v59:
## i16_biquad
module i16_biquad(
    input CLK, RST,
    input unsigned [15:0] A,
    output signed [15:0] B,
    input signed [15:0] b_0,
    input signed [15:0] b_1,
    input signed [15:0] b_2,
    input signed [15:0] a_1,
    input signed [15:0] a_2
);
==> flow/config.mk <==
export PLATFORM = sky130hd
export DESIGN_NAME = i16_biquad
export DESIGN_NICKNAME = i16_biquad
export VERILOG_FILES = /design/flow/design.v
export SDC_FILE = /design/flow/constraint.sdc
export NUM_CORES = 4
export LEC_CHECK = 0
export ABC_AREA = 1
export CAP_MARGIN = 15
export CELL_PAD_IN_SITES_GLOBAL_PLACEMENT = 2
export CORE_ASPECT_RATIO = 0.79
export CORE_MARGIN = 10
export CORE_UTILIZATION = 40
export CTS_CLUSTER_DIAMETER = 329
export CTS_CLUSTER_SIZE = 30
export GPL_ROUTABILITY_DRIVEN = 0
export GPL_TIMING_DRIVEN = 1
export HOLD_SLACK_MARGIN = 0.05
export PLACE_DENSITY = 0.89
export SETUP_SLACK_MARGIN = 0.57
export SLEW_MARGIN = 15
==> flow/constraint.sdc <==
create_clock -name core_clock -period 21.1 [get_ports {CLK}]
set_input_delay 4.2200 -clock core_clock [delete_from_list [all_inputs] [get_ports {CLK}]]
set_output_delay 4.2200 -clock core_clock [all_outputs]
set_load 0.01 [all_outputs]
run.sh (not shown) runs the stock make flow with config.mk's settings and CLKGATE_MAP_FILE=.
Inputs modified between v59 and v13:
- removing CORE_ASPECT_RATIO (formerly 0.79)
- removing CELL_PAD_IN_SITES_GLOBAL_PLACEMENT (formerly 2)
- removing GPL_ROUTABILITY_DRIVEN (formerly 0)
- removing CTS_CLUSTER_SIZE (formerly 30)
- changing CORE_UTILIZATION from 40 to 66
- changing SLEW_MARGIN from 15 to 20
- removing SETUP_SLACK_MARGIN (formerly 0.57)
- removing ABC_AREA (formerly 1)
- changing CORE_MARGIN from 10 to 2
- removing PLACE_DENSITY (formerly 0.89)
- removing GPL_TIMING_DRIVEN (formerly 1)
- removing CTS_CLUSTER_DIAMETER (formerly 329)
- changing CAP_MARGIN from 15 to 20
- removing HOLD_SLACK_MARGIN (formerly 0.05)
- changing the clock period (ns, I/O delays scaled along) from 21.1 to 13.6
Results
To summarise v13: no stage aborted, but the layout did not pass its checks, failing on negative setup slack. Diff v13..v59 | number of buffer cells added on primary ports | unchanged. In v13, the arrival time of the worst setup path came out 3.60 ns below the value in v59. Taking v59 as the reference, in v13 largest fanout of any net on the critical path lower. The yosys-reported design area after synthesis in v13 sits 1.8% below the value recorded for v59. v13 has design area above what v59 had. v13 ended with more global routing met1 resource utilization than v59. For v13, the cell at the slowest stage of the critical path was sky130_fd_sc_hd__fa_2, unlike v59, where it was sky130_fd_sc_hd__clkdlybuf4s50_1. Compared with v59, in v13 post-synthesis share of cell area spent on and-or and or-and gates now sits higher, fraction of met3 tracks used by global routing fell 1.1 points.
Inputs modified between v13 and v20:
- putting MAX_ROUTING_LAYER at met4 where nothing was set
- putting PLACE_DENSITY at 0.64 where nothing was set
- putting CTS_CLUSTER_SIZE at 33 where nothing was set
- swapping 66 for 72 in CORE_UTILIZATION
Results
Status v20: flow complete, layout not clean - negative setup slack
In the final reports, the cell area of v20 is smaller than that of v13.
Compared with v13, v20 has less setup slack.
Status: wire length of the first global-routing pass parity (v20, v13)
From v13 to v20 the numbers moved as follows: footprint of the multi-input gates saw little to no change.
v13 → v20: critical path depth -1, synthesis-to-layout area growth -0.49 points.
Summary — highest clock frequency the design can meet, v20 relative to v13: lower, by 0.97%.
Die outline width: v20 vs v13 down 4.2%
v20 and v13 ended up with nearly the same total number of multi-input combinational cells.
#### Input delta (v36 over v20)
- CTS_CLUSTER_SIZE no longer set, was 33
- PLACE_DENSITY no longer set, was 0.64
- MAX_ROUTING_LAYER no longer set, was met4
- CORE_UTILIZATION now 40, was 72
- the clock period (ns, I/O delays scaled along) now 15.8, was 13.6
==> comparison <==
Per the final summary, v36 finished and its layout is clean on timing, DRC and antenna.
Sort v20 and v36 by headroom to the max-slew limit, descending, and v36 comes first.
Setup slack after placement: higher on v36
Stage delay of the slowest cell on the critical path: v20 vs v36 — no meaningful difference
Of v36 and v20, it is v36 that has the lower part of the cycle the worst path needs.
Proportion of cell area occupied by registers across v20 and v36: no real change.
v36 vs v20 — core box area climbed by more than half
Global-route usage in v36 is 18 points lower than in v20
| design area | v36 vs v20 | better |

---

i16_biquad again, from the RTL that the note above started with.
## i16_biquad
module i16_biquad(
    input CLK, RST,
    input unsigned [15:0] A,
    output signed [15:0] B,
    input signed [15:0] b_0,
    input signed [15:0] b_1,
    input signed [15:0] b_2,
    input signed [15:0] a_1,
    input signed [15:0] a_2
);
wire signed [17:0] feedback;
wire signed [31:0] P_b0;
wire signed [31:0] P_b1;
wire signed [31:0] P_b2;
wire signed [33:0] P_a1;
wire signed [33:0] P_a2;
wire signed [35:0] S_0;
wire signed [35:0] S_1;
wire signed [35:0] S_2;
wire signed [35:0] Z_0;
wire signed [35:0] Z_1;
i16_mul mul_b0(
    .A(A),
    .B(b_0),
    .P(P_b0)
);
i16_mul mul_b1(
    .A(A),
    .B(b_1),
    .P(P_b1)
);
i16_mul mul_b2(
    .A(A),
    .B(b_2),
    .P(P_b2)
);
i18_mul mul_a1(
    .A(feedback),
    .B_coef(a_1),
    .P(P_a1)
);
i18_mul mul_a2(
    .A(feedback),
    .B_coef(a_2),
    .P(P_a2)
);
i36_acc ACC_0(
    .A(P_a2),
    .B(P_b2),
    ._Z(36'sd0),
    .S(S_0)
);
i36_acc ACC_1(
    .A(P_a1),
    .B(P_b1),
    ._Z(Z_0),
    .S(S_1)
);
i36_acc ACC_2(
    .A(34'sd0),
    .B(P_b0),
    ._Z(Z_1),
    .S(S_2)
);
i36_delay DELAY_0(
    .CLK(CLK),
    .RST(RST),
    .STORE(S_0),
    .READ(Z_0)
);
i36_delay DELAY_1(
    .CLK(CLK),
    .RST(RST),
    .STORE(S_1),
    .READ(Z_1)
);
i36_trunc OUT(
    .A(S_2),
    .B(feedback),
    .B_sat(B)
);
endmodule
make LEC_CHECK=0 ABC_AREA=0 CAP_MARGIN=20 CORE_ASPECT_RATIO=1.36 CORE_MARGIN=2 CORE_UTILIZATION=72 CTS_CLUSTER_DIAMETER=366 CTS_CLUSTER_SIZE=99 GPL_ROUTABILITY_DRIVEN=0 PLACE_DENSITY=0.42 SLEW_MARGIN=20 TNS_END_PERCENT=10 finish   # period 9.36 ns
The first run finished but fails on setup timing.
Change:
ABC_AREA = 1   (was 0)
CORE_ASPECT_RATIO = 0.5   (was 1.36)
CTS_CLUSTER_DIAMETER = 242   (was 366)
GPL_ROUTABILITY_DRIVEN = unset   (was 0)
PLACE_DENSITY = 0.41   (was 0.42)
clock period = 9.14 ns   (was 9.36 ns; I/O delays follow)
Outcome:
- The changed run ran to the end with violations: setup timing
- synthesized area grows slightly
- worst hold slack improved by 270 ps
- sequential share of layout area is about the same
- non-clock buffer count grows by 80
- design area grows by a few percent
- register-to-register slack improved by 280 ps
- setup slack got worse by 200 ps
- die size grows slightly
Change:
ABC_AREA = unset   (was 1)
CTS_CLUSTER_DIAMETER = unset   (was 242)
CTS_CLUSTER_SIZE = unset   (was 99)
PLACE_DENSITY = unset   (was 0.41)
PLACE_DENSITY_LB_ADDON = 0.2   (was unset)
TNS_END_PERCENT = unset   (was 10)
clock period = 13.6 ns   (was 9.14 ns; I/O delays follow)
The changed run completed, yet does not pass: setup timing. Non-clock buffer count fell by 190. Area after synthesis fell by 1.8%. Setup slack improves by 3500 ps. Register-to-register slack improves by 3900 ps. Via count fell by 14%. Routed wire length fell by 20%.
Change:
CTS_CLUSTER_SIZE = 43   (was unset)
MAX_ROUTING_LAYER = met4   (was unset)
PLACE_DENSITY = 0.66   (was unset)
PLACE_DENSITY_LB_ADDON = unset   (was 0.2)
SETUP_SLACK_MARGIN = 3.38   (was unset)
TNS_END_PERCENT = 40   (was unset)
The changed run completed, yet does not pass: setup timing.
Maximum frequency barely changes.
Synthesized area stays the same.
Worst setup slack improved by 43 ps.
Count of clock-buffer cells in the layout drops by 1.
Cell count climbs by 0.59%.
Die area does not change.
Global-route usage climbs by 2.8 points.
